==> lagoon <==
==> flow/design.v <==
module LASER (
input CLK,
input RST,
input [3:0] X,
input [3:0] Y,
output reg [3:0] C1X,
output reg [3:0] C1Y,
output reg [3:0] C2X,
output reg [3:0] C2Y,
output reg DONE);
parameter LFSR_WIDTH = 10;
parameter [LFSR_WIDTH-1:0] threshold = 10'd150;
reg [LFSR_WIDTH-1:0] q;  
wire feedback;  
assign feedback = q[9] ^ q[6];
always @(posedge CLK) begin
    if (RST)
        q <= 10'h1;  
    else
        q <= {q[LFSR_WIDTH-2:0], feedback};  
end
wire [3:0] step;
assign step = (q[5])? 4'b0001: 4'b0010;   
reg [1:0] current_state;
reg [1:0] next_state;
parameter  INIT = 0;
parameter READ = 1;
parameter WALK = 2;
parameter OUTPUT = 3;
reg [5:0] cover_prev;  
reg [5:0] cover_current;  
reg [5:0] cover_max;  
reg [5:0] cnt;  
reg [3:0] corX [39:0];  
reg [3:0] corY [39:0];
reg [3:0] x1, y1, x2, y2;  
reg [3:0] tmpX1, tmpY1, tmpX2, tmpY2; 
reg [3:0] dx1, dy1, dx2, dy2;
reg [19:0] round;  
parameter MAX_ROUND = 20'd2000;
parameter [5:0] LAST = 6'd41;  
always @(posedge CLK) begin
  if (current_state == INIT) begin
    corX[cnt] <= X;
    corY[cnt] <= Y;
  end
  if (current_state == READ || next_state == READ) begin
    corX[cnt] <= X;
    corY[cnt] <= Y;
  end
end
always @(*) begin
  if (cnt == 6'd0 || cnt == LAST || next_state == READ || RST) begin
    dx1 = 4'd0; dy1 = 4'd0;
    dx2 = 4'd0; dy2 = 4'd0;
  end
  else if (next_state == WALK) begin
    dx1 = (tmpX1 > corX[cnt-6'd1])? tmpX1 - corX[cnt-6'd1] : corX[cnt-6'd1] - tmpX1;
    dy1 = (tmpY1 > corY[cnt-6'd1])? tmpY1 - corY[cnt-6'd1] : corY[cnt-6'd1] - tmpY1;
    dx2 = (tmpX2 > corX[cnt-6'd1])? tmpX2 - corX[cnt-6'd1] : corX[cnt-6'd1] - tmpX2;
    dy2 = (tmpY2 > corY[cnt-6'd1])? tmpY2 - corY[cnt-6'd1] : corY[cnt-6'd1] - tmpY2;
  end
  else begin
    dx1 = 4'd0; dy1 = 4'd0;
    dx2 = 4'd0; dy2 = 4'd0;
  end
end
always @(posedge CLK) begin
  if (RST)
    current_state <= INIT;
  else
    current_state <= next_state;
end
always @(*) begin
  case (current_state)
    INIT:
      next_state = (RST)? INIT: READ;
    READ:
      next_state = (cnt == 6'd39)? WALK: READ;
    WALK:  
      next_state = (round == MAX_ROUND)? OUTPUT: WALK;
    OUTPUT:
      next_state = INIT;
    default:
      next_state = INIT;
  endcase
end
always @(posedge CLK) begin
  if (RST)
    round <= 0;
  else if (current_state == OUTPUT)
    round <= 0;
  else if (current_state == WALK) begin
    if (cnt == LAST)
      round <= round + 1;
  end
end
always @(posedge CLK) begin
  if (RST) begin
    tmpX2 <= 4'd7; 
  end
  else if (current_state == OUTPUT) begin
    tmpX2 <= 4'd7;
  end
  else if (current_state == WALK && cnt == 6'd0) begin  
    if (q[5]) tmpX2 <= (x2+step < 16)? x2+step : 15; 
    else      tmpX2 <= (x2 > step) ? x2-step : 0;  
  end
end
always @(posedge CLK) begin
  if (RST) begin
    tmpY2 <= 4'd7;
  end
  else if (current_state == OUTPUT) begin
    tmpY2 <= 4'd7;
  end
  else if (current_state == WALK && cnt == 6'd0) begin  
    if (q[9]) tmpY2 <= (y2+step < 16)? y2+step : 15;
    else      tmpY2 <= (y2 > step)? y2-step : 0;  
  end
end
always @(posedge CLK) begin
  if (RST) begin
    tmpX1 <= 4'd7;
  end
  else if (current_state == OUTPUT) begin
    tmpX1 <= 4'd7;
  end
  else if (current_state == WALK && cnt == 6'd0) begin  
    if (q[0]) tmpX1 <= (x1+step < 16)? x1+step : 15;  
    else      tmpX1 <= (x1 > step)? x1-step : 0; 
  end
end
always @(posedge CLK) begin
  if (RST) begin
    tmpY1 <= 4'd7;
  end
  else if (current_state == OUTPUT) begin
    tmpY1 <= 4'd7;
  end
  else if (current_state == WALK && cnt == 6'd0) begin  
    if (q[3]) tmpY1 <= (y1+step < 16)? y1+step : 15; 
    else      tmpY1 <= (y1 > step)? y1-step : 0;  
  end
end
always @(posedge CLK) begin
  if (RST) begin
    x1 <= 4'd0; y1 <= 4'd0;
    x2 <= 4'd8; y2 <= 4'd8;
  end
  else if (current_state == OUTPUT) begin
    x1 <= 4'd0; y1 <= 4'd0;
    x2 <= 4'd8; y2 <= 4'd8;
  end
  else if (current_state == WALK) begin
    if (cnt == LAST) begin
      if(cover_current > cover_prev) begin
        x1 <= tmpX1; y1 <= tmpY1;
        x2 <= tmpX2; y2 <= tmpY2;
      end
      else begin  
        if (q < threshold) begin  
          x1 <= tmpX1; y1 <= tmpY1;
          x2 <= tmpX2; y2 <= tmpY2;
        end
      end
    end
  end
end
always @(posedge CLK) begin
  if (RST)
    cover_prev <= 6'd0;
  else if (current_state == OUTPUT)
    cover_prev <= 6'd0;
  else if (current_state == WALK) begin
    if(cnt == LAST) begin  
      if(cover_current > cover_prev)
        cover_prev <= cover_current;
      else begin  
        if (q < threshold)   
          cover_prev <= cover_current;
      end
    end
  end
end
always @(posedge CLK) begin
  if(RST)
    cover_current <= 6'd0;
  else if(next_state == OUTPUT)   
    cover_current <= 6'd0;
  else if(current_state == WALK) begin
    if(cnt > 0) begin
      if (cnt == LAST)
        cover_current <= 6'd0;
      else begin
        cover_current <= cover_current +
        ((dx1 + dy1 <= 4) || (dx1 == 3 && dy1 == 2) || (dx1 == 2 && dy1 == 3) ||
         (dx2 + dy2 <= 4) || (dx2 == 3 && dy2 == 2) || (dx2 == 2 && dy2 == 3));        
      end
    end
    else 
      cover_current <= 6'd0;
  end
  else
    cover_current <= 6'd0;
end
always @(posedge CLK) begin
  if(RST)
    cover_max <= 6'd0;
  else if(current_state == WALK) begin
    if(cnt == LAST) begin  
      if(cover_current > cover_max)
        cover_max <= cover_current;
    end
  end
  else if(current_state == OUTPUT)
    cover_max <= 0;
  else
    cover_max <= 0;
end
always @(posedge CLK) begin
  if (RST)
    cnt <= 0;
  else if (current_state == OUTPUT || next_state == OUTPUT)
    cnt <= 0;
  else if (next_state == READ)  
    cnt <= cnt + 1;
  else if (current_state == WALK) begin
      cnt <= (cnt == LAST)? 0: cnt+1;
  end
  else
    cnt <= 0;
end
always @(posedge CLK) begin
  if (RST) begin
    C1X <= 4'd7; C1Y <= 4'd7;
    C2X <= 4'd7; C2Y <= 4'd7;
  end
  else if (current_state == WALK) begin
    if(cnt == LAST) begin
      if(cover_current > cover_max) begin
        C1X <= tmpX1; C1Y <= tmpY1;
        C2X <= tmpX2; C2Y <= tmpY2;
      end
    end
  end
end
always @(posedge CLK) begin
  if(RST)
    DONE <= 1'b0;
  else if (next_state == OUTPUT)
    DONE <= 1'b1;
  else
    DONE <= 1'b0;
end
endmodule
==> flow/run.sh <==
#!/bin/bash
# the make line also repeats each setting of config.mk as NAME=value (left out here)
make -C /OpenROAD-flow-scripts/flow DESIGN_CONFIG=/design/flow/config.mk WORK_HOME=/design/flow/orfs CLKGATE_MAP_FILE= finish
==> flow/config.mk <==
export PLATFORM = sky130hd
export DESIGN_NAME = LASER
export DESIGN_NICKNAME = LASER
export VERILOG_FILES = /design/flow/design.v
export SDC_FILE = /design/flow/constraint.sdc
export NUM_CORES = 4
export LEC_CHECK = 0
export CAP_MARGIN = 20
export CELL_PAD_IN_SITES_DETAIL_PLACEMENT = 2
export CELL_PAD_IN_SITES_GLOBAL_PLACEMENT = 1
export CORE_MARGIN = 9
export CORE_UTILIZATION = 40
export GPL_ROUTABILITY_DRIVEN = 0
export GPL_TIMING_DRIVEN = 0
export MIN_ROUTING_LAYER = met2
export PLACE_DENSITY = 0.41
export SLEW_MARGIN = 20
==> flow/constraint.sdc <==
create_clock -name core_clock -period 8.87 [get_ports {CLK}]
set_input_delay 1.7740 -clock core_clock [delete_from_list [all_inputs] [get_ports {CLK}]]
set_output_delay 1.7740 -clock core_clock [all_outputs]
set_load 0.01 [all_outputs]
==> maple (differences from lagoon) <==
==> flow/config.mk (replaced) <==
export PLATFORM = sky130hd
export DESIGN_NAME = LASER
export DESIGN_NICKNAME = LASER
export VERILOG_FILES = /design/flow/design.v
export SDC_FILE = /design/flow/constraint.sdc
export NUM_CORES = 4
export LEC_CHECK = 0
export ABC_AREA = 1
export CAP_MARGIN = 20
export CORE_MARGIN = 2
export CORE_UTILIZATION = 72
export CTS_CLUSTER_DIAMETER = 393
export SLEW_MARGIN = 20
==> flow/constraint.sdc (replaced) <==
create_clock -name core_clock -period 3.73 [get_ports {CLK}]
set_input_delay 0.7460 -clock core_clock [delete_from_list [all_inputs] [get_ports {CLK}]]
set_output_delay 0.7460 -clock core_clock [all_outputs]
set_load 0.01 [all_outputs]
==> results <==
- Between maple and lagoon, the lower die area is in maple (gap about 50%, measured against lagoon).
- lagoon finished clean. maple completed, yet does not pass: setup timing.
- Between lagoon and maple, the lower power is in lagoon (gap about 60%, measured against maple).
- In lagoon the via count is lower than in maple, by about 4.6%.
- Of lagoon and maple, maple has the higher routed wire length (gap 2.0%, measured against maple).
- In maple the sequential power is larger than in lagoon, by about 140%.
==> figures <==
Wirelength, routed: maple 57900 um; lagoon 56700 um
Endpoint, Worst Hold: maple q[3]; lagoon current_state[2]
Cell area after synthesis: maple 0.0200 mm2; lagoon 0.0194 mm2
Crit path required time: maple 4.21 ns; lagoon 9.35 ns
CP bufs+invs: maple 9; lagoon 8
Outcome: maple complete, but fails checks; lagoon complete, no violations
Reasons for failing layout checks: maple setup timing; lagoon -
Final-layout clock buffer total: maple 49; lagoon 62
Switching Power: maple 3340 uW; lagoon 1340 uW
Average size of a mapped cell: maple 10.3 um2; lagoon 14.1 um2
Synth Seq Share: maple 58.8%; lagoon 60.6%
Worst reg2reg startpoint: maple cnt[1]; lagoon cnt[0]
No activity file was given, so power comes from the tool's default toggle rates.
